==> flow/design.v (excerpt) <==
module a_filter_reference_32x11(
    input [31:0] x_in,
    input clk,
    input [5:0] reset,
    output [31:0] y_out);
For scale: ~540 flip-flops, about 71 I/O pins, ~55,000 sq um of cells after synthesis.
clock: 9.22 ns
lec_check: 0
cap_margin: 20
cell_pad_in_sites_global_placement: 3
core_aspect_ratio: 1.1
core_margin: 2
core_utilization: 40
cts_cluster_diameter: 182
gpl_routability_driven: 0
gpl_timing_driven: 0
hold_slack_margin: 0.23
setup_slack_margin: 0.74
slew_margin: 40
run.sh (not shown) runs the stock make flow with config.mk's settings and CLKGATE_MAP_FILE=.
The first run passed the timing, design-rule and antenna checks.
==> next run, changes <==
==> flow/config.mk (replaced) <==
export PLATFORM = sky130hd
export DESIGN_NAME = a_filter_reference_32x11
export DESIGN_NICKNAME = a_filter_reference_32x11
export VERILOG_FILES = /design/flow/design.v
export SDC_FILE = /design/flow/constraint.sdc
export NUM_CORES = 4
export LEC_CHECK = 0
export CAP_MARGIN = 20
export CORE_MARGIN = 2
export CORE_UTILIZATION = 9
export SLEW_MARGIN = 20
==> flow/constraint.sdc (replaced) <==
create_clock -name core_clock -period 9.92 [get_ports {clk}]
set_input_delay 1.9840 -clock core_clock [delete_from_list [all_inputs] [get_ports {clk}]]
set_output_delay 1.9840 -clock core_clock [all_outputs]
set_load 0.01 [all_outputs]
- non-clock buffer count is lower by 172
- global-route usage is lower by 17 points
- die size is higher to 4.4 times its value
- core utilization is lower by 35 points
- cell count is higher by about 70%
- critical path depth is lower by 26
==> next run, changes <==
--- a/flow/config.mk
+++ b/flow/config.mk
@@ -9,3 +9,4 @@
 export CORE_MARGIN = 2
-export CORE_UTILIZATION = 9
+export CORE_UTILIZATION = 52
+export CTS_CLUSTER_SIZE = 95
 export SLEW_MARGIN = 20
==> flow/constraint.sdc (replaced) <==
create_clock -name core_clock -period 5.59 [get_ports {clk}]
set_input_delay 1.1180 -clock core_clock [delete_from_list [all_inputs] [get_ports {clk}]]
set_output_delay 1.1180 -clock core_clock [all_outputs]
set_load 0.01 [all_outputs]
The changed run reached the layout checks and failed them: setup timing; routed wire length goes up by a quarter to a third; setup slack gets worse by 2.6 ns.

---

Starting RTL as in the previous note.
export LEC_CHECK = 0
export ABC_AREA = 1
export CAP_MARGIN = 30
export CORE_ASPECT_RATIO = 0.83
export CORE_MARGIN = 2
export CORE_UTILIZATION = 71
export CTS_CLUSTER_DIAMETER = 231
export GPL_ROUTABILITY_DRIVEN = 1
export GPL_TIMING_DRIVEN = 1
export SETUP_SLACK_MARGIN = -0.16
export SLEW_MARGIN = 20
create_clock -name core_clock -period 7.59 [get_ports {clk}]
The baseline died in 5_1_grt.
Change:
==> flow/config.mk (replaced) <==
export PLATFORM = sky130hd
export DESIGN_NAME = a_filter_reference_32x11
export DESIGN_NICKNAME = a_filter_reference_32x11
export VERILOG_FILES = /design/flow/design.v
export SDC_FILE = /design/flow/constraint.sdc
export NUM_CORES = 4
export LEC_CHECK = 0
export CAP_MARGIN = 20
export CORE_MARGIN = 2
export CORE_UTILIZATION = 66
export SLEW_MARGIN = 20
==> flow/constraint.sdc (replaced) <==
create_clock -name core_clock -period 7.46 [get_ports {clk}]
set_input_delay 1.4920 -clock core_clock [delete_from_list [all_inputs] [get_ports {clk}]]
set_output_delay 1.4920 -clock core_clock [all_outputs]
set_load 0.01 [all_outputs]
Result:
- Now the flow produced a layout that fails on negative setup slack
- die area came out lower by 5.9%
- synthesized cell count came out lower by 26%
- synthesized area came out lower by 13%
Change:
--- a/flow/config.mk
+++ b/flow/config.mk
@@ -10 +10,5 @@
-export CORE_UTILIZATION = 66
+export CORE_UTILIZATION = 72
+export CTS_CLUSTER_DIAMETER = 222
+export MAX_ROUTING_LAYER = met4
+export PLACE_DENSITY_LB_ADDON = 0.01
+export SETUP_SLACK_MARGIN = -0.42
The changed run reached the layout checks and failed them: negative setup slack.
Register-to-register slack gets worse by 0.33 ns.
Clock-buffer cell count went up by 5.

---

Starting RTL as in the previous note.
Settings: LEC_CHECK=0, ABC_AREA=1, CAP_MARGIN=30, CORE_ASPECT_RATIO=0.83, CORE_MARGIN=2, CORE_UTILIZATION=56, GPL_ROUTABILITY_DRIVEN=0, GPL_TIMING_DRIVEN=0, SETUP_SLACK_MARGIN=1.41, SLEW_MARGIN=20, TNS_END_PERCENT=15; clock period 6.45 ns.
The baseline completed, yet does not pass: negative setup slack.
Change:
CAP_MARGIN = 20   (was 30)
CELL_PAD_IN_SITES_GLOBAL_PLACEMENT = 3   (was unset)
CORE_ASPECT_RATIO = 1.52   (was 0.83)
CORE_UTILIZATION = 46   (was 56)
CTS_CLUSTER_DIAMETER = 79   (was unset)
CTS_CLUSTER_SIZE = 85   (was unset)
GPL_TIMING_DRIVEN = 1   (was 0)
MAX_ROUTING_LAYER = met4   (was unset)
SETUP_SLACK_MARGIN = unset   (was 1.41)
SLEW_MARGIN = 15   (was 20)
TNS_END_PERCENT = 55   (was 15)
=>
- Now the flow did not get past global placement without I/O (3_1_place_gp_skip_io) with GPL-0301
- synthesized cell count is unchanged
- die size goes up by 22%
- synthesized area stays the same
Change:
ABC_AREA = unset   (was 1)
CELL_PAD_IN_SITES_GLOBAL_PLACEMENT = unset   (was 3)
CORE_ASPECT_RATIO = unset   (was 1.52)
CORE_UTILIZATION = 66   (was 46)
CTS_CLUSTER_DIAMETER = unset   (was 79)
CTS_CLUSTER_SIZE = unset   (was 85)
GPL_ROUTABILITY_DRIVEN = unset   (was 0)
GPL_TIMING_DRIVEN = unset   (was 1)
MAX_ROUTING_LAYER = unset   (was met4)
SLEW_MARGIN = 20   (was 15)
TNS_END_PERCENT = unset   (was 55)
clock period = 9.92 ns   (was 6.45 ns; I/O delays follow)
This time the run ran to the end with no violations.
Synthesized area drops by 13%.
Die size is lower by 39%.
Synthesized cell count decreases by 26%.

---

maple:
Starting RTL as in the previous note.
clock: 7.09 ns
lec_check: 0
abc_area: 1
cap_margin: 30
core_aspect_ratio: 0.83
core_margin: 2
core_utilization: 71
cts_cluster_diameter: 242
cts_cluster_size: 39
gpl_routability_driven: 1
gpl_timing_driven: 1
max_routing_layer: met4
setup_slack_margin: -0.16
slew_margin: 20
Flow for maple halted at global routing (5_1_grt), error code GRT-0232.
Edits applied to the flow inputs when going from maple to violet:
Settings: GPL_ROUTABILITY_DRIVEN changed from 1 to 0; MAX_ROUTING_LAYER removed (was met4); CTS_CLUSTER_DIAMETER changed from 242 to 360; GPL_TIMING_DRIVEN changed from 1 to 0; CORE_UTILIZATION changed from 71 to 56; CTS_CLUSTER_SIZE changed from 39 to 15; the clock period (ns, I/O delays scaled along) changed from 7.09 to 6.45.
==> comparison <==
- violet: complete, dirty (negative setup slack)
- Between maple and violet, the flow reports placed wire-length estimate decreasing by a few percent.
- violet vs. maple: H-tree level count moved up; number of input and output port buffers inserted moved down.
- violet vs maple, width of the die went up by 12%.
#### Input delta (cedar over violet)
Settings: changing SETUP_SLACK_MARGIN from -0.16 to -0.06; changing GPL_ROUTABILITY_DRIVEN from 0 to 1; removing CTS_CLUSTER_SIZE (formerly 15); changing CORE_UTILIZATION from 56 to 71; changing GPL_TIMING_DRIVEN from 0 to 1; removing CTS_CLUSTER_DIAMETER (formerly 360); changing the clock period (ns, I/O delays scaled along) from 6.45 to 2.15.
### Flow results
- No final results exist for cedar, since it was stopped by error DPL-0038 during detailed placement (3_5_place_dp).
- Floorplan core area (cedar over violet): decrease, 24000 um2
- Of cedar and violet, it is cedar that has the lower area of the die.
- Post-synthesis net count: violet vs cedar identical

---

a_filter_reference_32x11 again, from the RTL that the note above started with.
Design a_filter_reference_32x11, start of the top module:
module a_filter_reference_32x11(
    input [31:0] x_in,
    input clk,
    input [5:0] reset,
    output [31:0] y_out);
make LEC_CHECK=0 ABC_AREA=1 CAP_MARGIN=30 CORE_ASPECT_RATIO=0.83 CORE_MARGIN=2 CORE_UTILIZATION=71 CTS_CLUSTER_SIZE=37 GPL_ROUTABILITY_DRIVEN=1 GPL_TIMING_DRIVEN=1 MAX_ROUTING_LAYER=met4 PLACE_DENSITY_LB_ADDON=0.1 SETUP_SLACK_MARGIN=2.25 SLEW_MARGIN=20 finish   # period 7.57 ns
The baseline died in global routing (GRT-0232).
Change:
- HOLD_SLACK_MARGIN: default -> 0.29
- PLACE_DENSITY_LB_ADDON: 0.1 -> 0.2
- SETUP_SLACK_MARGIN: 2.25 -> -0.16
Effect:
- The new run finished but fails on setup timing
- die area stays the same
- area after synthesis is unchanged
- synthesized cell count stays the same

---

Starting RTL as in the previous note.
make LEC_CHECK=0 CAP_MARGIN=20 CORE_ASPECT_RATIO=1.1 CORE_MARGIN=2 CORE_UTILIZATION=40 GPL_ROUTABILITY_DRIVEN=0 GPL_TIMING_DRIVEN=0 HOLD_SLACK_MARGIN=0.23 SLEW_MARGIN=40 finish   # period 9.22 ns
The baseline went through all stages and came out clean.
Then changed:
CORE_ASPECT_RATIO = not set   (was 1.1)
CORE_UTILIZATION = 28   (was 40)
GPL_ROUTABILITY_DRIVEN = not set   (was 0)
GPL_TIMING_DRIVEN = not set   (was 0)
HOLD_SLACK_MARGIN = not set   (was 0.23)
SLEW_MARGIN = 20   (was 40)
clock period = 8.86 ns   (was 9.22 ns; I/O delays follow)
The changed run finished clean.
Critical path depth drops by 1.
Wire length drops by 4.2%.
Hold slack degrades by 0.0087 ns.
Via count drops by 0.81%.

---

a_filter_reference_32x11 again, from the RTL that the note above started with.
Settings: LEC_CHECK=0, CAP_MARGIN=20, CELL_PAD_IN_SITES_GLOBAL_PLACEMENT=3, CORE_ASPECT_RATIO=1.1, CORE_MARGIN=2, CORE_UTILIZATION=40, CTS_CLUSTER_DIAMETER=182, GPL_ROUTABILITY_DRIVEN=0, GPL_TIMING_DRIVEN=0, HOLD_SLACK_MARGIN=0.23, MIN_ROUTING_LAYER=met2, PLACE_DENSITY_LB_ADDON=0.29, SETUP_SLACK_MARGIN=0.74, SLEW_MARGIN=40; clock period 9.22 ns.
Change:
Settings changed: CELL_PAD_IN_SITES_GLOBAL_PLACEMENT 3 to default, CORE_ASPECT_RATIO 1.1 to default, CTS_CLUSTER_DIAMETER 182 to default, GPL_ROUTABILITY_DRIVEN 0 to default, GPL_TIMING_DRIVEN 0 to default, HOLD_SLACK_MARGIN 0.23 to default, MIN_ROUTING_LAYER met2 to default, PLACE_DENSITY_LB_ADDON 0.29 to default, SETUP_SLACK_MARGIN 0.74 to default, SLEW_MARGIN 40 to 20.
Clock period 9.22 ns to 8.86 ns, I/O delays scaled along.
=>
- routed wire length is lower by 20%
- clock skew is lower by 0.0098 ns
- critical path depth is higher by 2
- design area is lower by 1.7%
- synthesized area is unchanged
- count of clock-buffer cells in the layout is lower by 15
- synthesized cell count does not change
Change:
Settings changed: CELL_PAD_IN_SITES_GLOBAL_PLACEMENT from default to 2, MIN_ROUTING_LAYER from default to met2.
Clock period 8.86 ns to 9.0 ns, I/O delays scaled along.
=> Cell count stays flat. Via count went up by 39%. Global-route usage is higher by 13 points. Final area fell by 0.34%. Routed wire length rises by 19%. Worst setup slack is better by 0.085 ns. Hold slack stays flat. Synthesized cell count does not change.
Change:
Settings changed: CELL_PAD_IN_SITES_GLOBAL_PLACEMENT 2 to default, CORE_ASPECT_RATIO from default to 0.91, CORE_UTILIZATION 40 to 72, MIN_ROUTING_LAYER met2 to default.
Clock period 9.0 ns to 7.5 ns, I/O delays scaled along.
This time the run produced a layout that fails on setup timing.
Design area went up by a few percent.
Global-route usage went up by 3.4 points.
Critical path depth went up by 1.
Area after synthesis does not change.
Setup slack degrades by 2.4 ns.
Flip-flop count does not change.
Sequential share of layout area went down by 0.56 points.
